==> flow/design.v (excerpt) <==
module axi_gpio_expanded
#(
    parameter C_ALL_INPUTS        = 0,             
    parameter C_ALL_OUTPUTS       = 0,             
    parameter C_GPIO_WIDTH        = 32,            
    parameter C_DOUT_DEFAULT      = 32'h00000000,  
    parameter C_TRI_DEFAULT       = 32'hFFFFFFFF,  
    parameter C_IS_DUAL           = 1,             
    parameter C_ALL_INPUTS_2      = 0,             
    parameter C_ALL_OUTPUTS_2     = 0,             
    parameter C_GPIO2_WIDTH       = 32,            
    parameter C_DOUT_DEFAULT_2    = 32'h00000000,  
    parameter C_TRI_DEFAULT_2     = 32'hFFFFFFFF,  
    parameter C_INTERRUPT_PRESENT = 1              
)
(
    input logic ACLK,     
    input logic ARESETn,  
    input  logic              [8:2] AWADDR,    
    input  logic              [2:0] AWPROT,    
    input  logic                    AWVALID,   
    output logic                    AWREADY,   
    input  logic             [31:0] WDATA,   
    input  logic              [3:0] WSTRB,   
    input  logic                    WVALID,  
    output logic                    WREADY,  
    output logic              [1:0] BRESP,   
    output logic                    BVALID,  
    input  logic                    BREADY,  
    input  logic              [8:2] ARADDR,    
    input  logic              [2:0] ARPROT,    
    input  logic                    ARVALID,   
    output logic                    ARREADY,   
    output logic             [31:0] RDATA,   
    output logic              [1:0] RRESP,   
    output logic                    RVALID,  
    input  logic                    RREADY,  
    output logic ip2intc_irpt,                    
    input  logic  [C_GPIO_WIDTH-1:0] gpio_io_i,   
    output logic  [C_GPIO_WIDTH-1:0] gpio_io_o,   
    output logic  [C_GPIO_WIDTH-1:0] gpio_io_t,   
    input  logic [C_GPIO2_WIDTH-1:0] gpio2_io_i,  
    output logic [C_GPIO2_WIDTH-1:0] gpio2_io_o,  
    output logic [C_GPIO2_WIDTH-1:0] gpio2_io_t   
);
make LEC_CHECK=0 CAP_MARGIN=20 CORE_MARGIN=2 CORE_UTILIZATION=59 CTS_CLUSTER_SIZE=38 HOLD_SLACK_MARGIN=0.29 SLEW_MARGIN=20 finish   # period 1.69 ns
run.sh (not shown) runs the stock make flow with config.mk's settings and CLKGATE_MAP_FILE=.
The baseline finished but fails on setup timing.
Change:
CORE_UTILIZATION = 30   (was 59)
CTS_CLUSTER_SIZE = unset   (was 38)
HOLD_SLACK_MARGIN = unset   (was 0.29)
clock period = 3.04 ns   (was 1.69 ns; I/O delays follow)
After rerunning: Now the flow completed with no timing, DRC or antenna violations. Setup slack improves by 0.98 ns. Register-to-register slack improves by 1.2 ns. Design area came out lower by 6.7%. Clock power went down by 35%. Power goes down by 42%. Wire length falls by 12%. Worst hold slack improves by 0.051 ns. Synthesized area does not change. Final cell count is higher by 6.7%. Sequential power decreases by 45%. Via count came out lower by 16%.

---

axi_gpio_expanded again, from the RTL that the note above started with.
==> flow/design.v (excerpt) <==
module axi_gpio_expanded
#(
    parameter C_ALL_INPUTS        = 0,             
    parameter C_ALL_OUTPUTS       = 0,             
    parameter C_GPIO_WIDTH        = 32,            
    parameter C_DOUT_DEFAULT      = 32'h00000000,  
    parameter C_TRI_DEFAULT       = 32'hFFFFFFFF,  
    parameter C_IS_DUAL           = 1,             
    parameter C_ALL_INPUTS_2      = 0,             
    parameter C_ALL_OUTPUTS_2     = 0,             
    parameter C_GPIO2_WIDTH       = 32,            
    parameter C_DOUT_DEFAULT_2    = 32'h00000000,  
    parameter C_TRI_DEFAULT_2     = 32'hFFFFFFFF,  
    parameter C_INTERRUPT_PRESENT = 1              
)
(
    input logic ACLK,     
    input logic ARESETn,  
    input  logic              [8:2] AWADDR,    
    input  logic              [2:0] AWPROT,    
    input  logic                    AWVALID,   
    output logic                    AWREADY,   
    input  logic             [31:0] WDATA,   
    input  logic              [3:0] WSTRB,   
    input  logic                    WVALID,  
    output logic                    WREADY,  
    output logic              [1:0] BRESP,   
    output logic                    BVALID,  
    input  logic                    BREADY,  
    input  logic              [8:2] ARADDR,    
    input  logic              [2:0] ARPROT,    
    input  logic                    ARVALID,   
    output logic                    ARREADY,   
    output logic             [31:0] RDATA,   
    output logic              [1:0] RRESP,   
    output logic                    RVALID,  
    input  logic                    RREADY,  
    output logic ip2intc_irpt,                    
    input  logic  [C_GPIO_WIDTH-1:0] gpio_io_i,   
    output logic  [C_GPIO_WIDTH-1:0] gpio_io_o,   
    output logic  [C_GPIO_WIDTH-1:0] gpio_io_t,   
    input  logic [C_GPIO2_WIDTH-1:0] gpio2_io_i,  
    output logic [C_GPIO2_WIDTH-1:0] gpio2_io_o,  
    output logic [C_GPIO2_WIDTH-1:0] gpio2_io_t   
);
clock: 4.06 ns
lec_check: 0
abc_area: 0
cap_margin: 20
cell_pad_in_sites_global_placement: 3
core_aspect_ratio: 0.86
core_margin: 2
core_utilization: 48
cts_cluster_diameter: 263
cts_cluster_size: 34
gpl_routability_driven: 0
gpl_timing_driven: 0
hold_slack_margin: 0.2
max_routing_layer: met4
min_routing_layer: met1
place_density_lb_addon: 0.17
setup_slack_margin: -0.26
slew_margin: 30
The first run died in global placement (3_3_place_gp), error FLW-0024.
Change:
ABC_AREA = unset   (was 0)
CELL_PAD_IN_SITES_DETAIL_PLACEMENT = 2   (was unset)
CELL_PAD_IN_SITES_GLOBAL_PLACEMENT = unset   (was 3)
CORE_ASPECT_RATIO = unset   (was 0.86)
CORE_UTILIZATION = 68   (was 48)
CTS_CLUSTER_DIAMETER = unset   (was 263)
CTS_CLUSTER_SIZE = unset   (was 34)
HOLD_SLACK_MARGIN = unset   (was 0.2)
MAX_ROUTING_LAYER = unset   (was met4)
MIN_ROUTING_LAYER = unset   (was met1)
PLACE_DENSITY_LB_ADDON = unset   (was 0.17)
SETUP_SLACK_MARGIN = unset   (was -0.26)
SLEW_MARGIN = 20   (was 30)
clock period = 1.74 ns   (was 4.06 ns; I/O delays follow)
The new run did not get past detailed placement (3_5_place_dp).
Die size went down by a quarter to a third.
Area after synthesis is unchanged.
Synthesized cell count stays the same.
Change:
CELL_PAD_IN_SITES_DETAIL_PLACEMENT = unset   (was 2)
CTS_CLUSTER_SIZE = 25   (was unset)
GPL_ROUTABILITY_DRIVEN = unset   (was 0)
GPL_TIMING_DRIVEN = unset   (was 0)
HOLD_SLACK_MARGIN = 0.29   (was unset)
clock period = 1.88 ns   (was 1.74 ns; I/O delays follow)
The new run died in clock tree synthesis (4_1_cts).
Synthesized area stays the same.
Die size does not change.
Synthesized cell count does not change.
Change:
CORE_UTILIZATION = 63   (was 68)
CTS_CLUSTER_SIZE = 33   (was 25)
SETUP_SLACK_MARGIN = -0.13   (was unset)
clock period = 1.69 ns   (was 1.88 ns; I/O delays follow)
Effect: Now the flow aborted during global routing (5_1_grt) (GRT-0232); die area rose by 7.7%; area after synthesis does not change; synthesized cell count is unchanged.

---

Setup of build 6:
Starting RTL as in the previous note.
clock: 1.73 ns
lec_check: 0
abc_area: 0
cap_margin: 20
cell_pad_in_sites_detail_placement: 0
cell_pad_in_sites_global_placement: 0
core_aspect_ratio: 1.01
core_margin: 2
core_utilization: 66
cts_cluster_size: 74
gpl_routability_driven: 0
gpl_timing_driven: 1
hold_slack_margin: 0.3
max_routing_layer: met5
slew_margin: 20
Flow for build 6 halted at clock tree synthesis (4_1_cts), error code DPL-0038.
Input changes introduced in build 45 (baseline for comparison: build 6):
# build 6
export LEC_CHECK = 0
export ABC_AREA = 0
export CAP_MARGIN = 20
export CELL_PAD_IN_SITES_DETAIL_PLACEMENT = 0
export CELL_PAD_IN_SITES_GLOBAL_PLACEMENT = 0
export CORE_ASPECT_RATIO = 1.01
export CORE_MARGIN = 2
export CORE_UTILIZATION = 66
export CTS_CLUSTER_SIZE = 74
export GPL_ROUTABILITY_DRIVEN = 0
export GPL_TIMING_DRIVEN = 1
export HOLD_SLACK_MARGIN = 0.3
export MAX_ROUTING_LAYER = met5
export SLEW_MARGIN = 20
create_clock -name core_clock -period 1.73 [get_ports {ACLK}]
# build 45
export LEC_CHECK = 0
export CAP_MARGIN = 20
export CORE_MARGIN = 2
export CORE_UTILIZATION = 40
export SLEW_MARGIN = 20
create_clock -name core_clock -period 5.0 [get_ports {ACLK}]
## What came out
Build 45: PASS, flow complete, no timing, DRC or antenna violations
Reported for build 45 and build 6, area figure in the yosys stat output turned out identical to the last digit.
Looking at pre-placement core utilization, build 45 sits 27 points below build 6.
Comparing build 6 with build 45, the share of flip-flops with an asynchronous set or reset came out essentially unchanged.
Build 45 and build 6 ended up with roughly the same area after synthesis.
Build 45 vs build 6 — standard cell area after detailed placement dropped by a few percent
[compare] base=build 6 new=build 45: total instance count after detailed placement climbed 61, total die size climbed about 60%, floorplan row count climbed 28%.
Setup changes, build 45 to build 32
# build 45
export LEC_CHECK = 0
export CAP_MARGIN = 20
export CORE_MARGIN = 2
export CORE_UTILIZATION = 40
export SLEW_MARGIN = 20
create_clock -name core_clock -period 5.0 [get_ports {ACLK}]
# build 32
export LEC_CHECK = 0
export CAP_MARGIN = 20
export CORE_MARGIN = 2
export CORE_UTILIZATION = 64
export SETUP_SLACK_MARGIN = 1.0
export SLEW_MARGIN = 20
create_clock -name core_clock -period 3.39 [get_ports {ACLK}]
Looking only at later-pin clock latency in the skew report, and setting everything else aside, the lower value of build 32 and build 45 goes to build 32.
Build 32 vs build 45 — total half-perimeter wirelength after legalization and detailed placement dropped 6.3%.
Total wire length after detailed routing ended up 3.5% higher on build 32 than on build 45.
The number of vias in the routed layout in build 32 was higher than what build 45 gave.
Between build 32 and build 45, the area added between synthesis and finish is higher for build 45.
Diff build 45 -> build 32: met1 capacity usage during global routing now sits higher, post-placement worst setup slack shrank by 0.95 ns, starting density of the core now larger.
Setup changes, build 32 to build 50
# build 32
export LEC_CHECK = 0
export CAP_MARGIN = 20
export CORE_MARGIN = 2
export CORE_UTILIZATION = 64
export SETUP_SLACK_MARGIN = 1.0
export SLEW_MARGIN = 20
create_clock -name core_clock -period 3.39 [get_ports {ACLK}]
# build 50
export LEC_CHECK = 0
export CAP_MARGIN = 20
export CORE_MARGIN = 2
export CORE_UTILIZATION = 40
export SLEW_MARGIN = 20
create_clock -name core_clock -period 5.28 [get_ports {ACLK}]
Results
Per the comparison of build 50 with build 32, minimum setup slack after placement +1.17 ns, post-route non-filler standard cell count moved up.
[build 50] count of buffer and inverter cells on the critical path rose 1 relative to build 32
Note that the final-layout clock buffer total recorded for build 32 amounts to 0.816 times the value seen in build 50.
Looking at buffer share of cell area, build 50 sits below build 32.
Diff build 32 -> build 50: clock distribution power moved down; area of the core moved up.
No activity file was given, so power comes from the tool's default toggle rates.
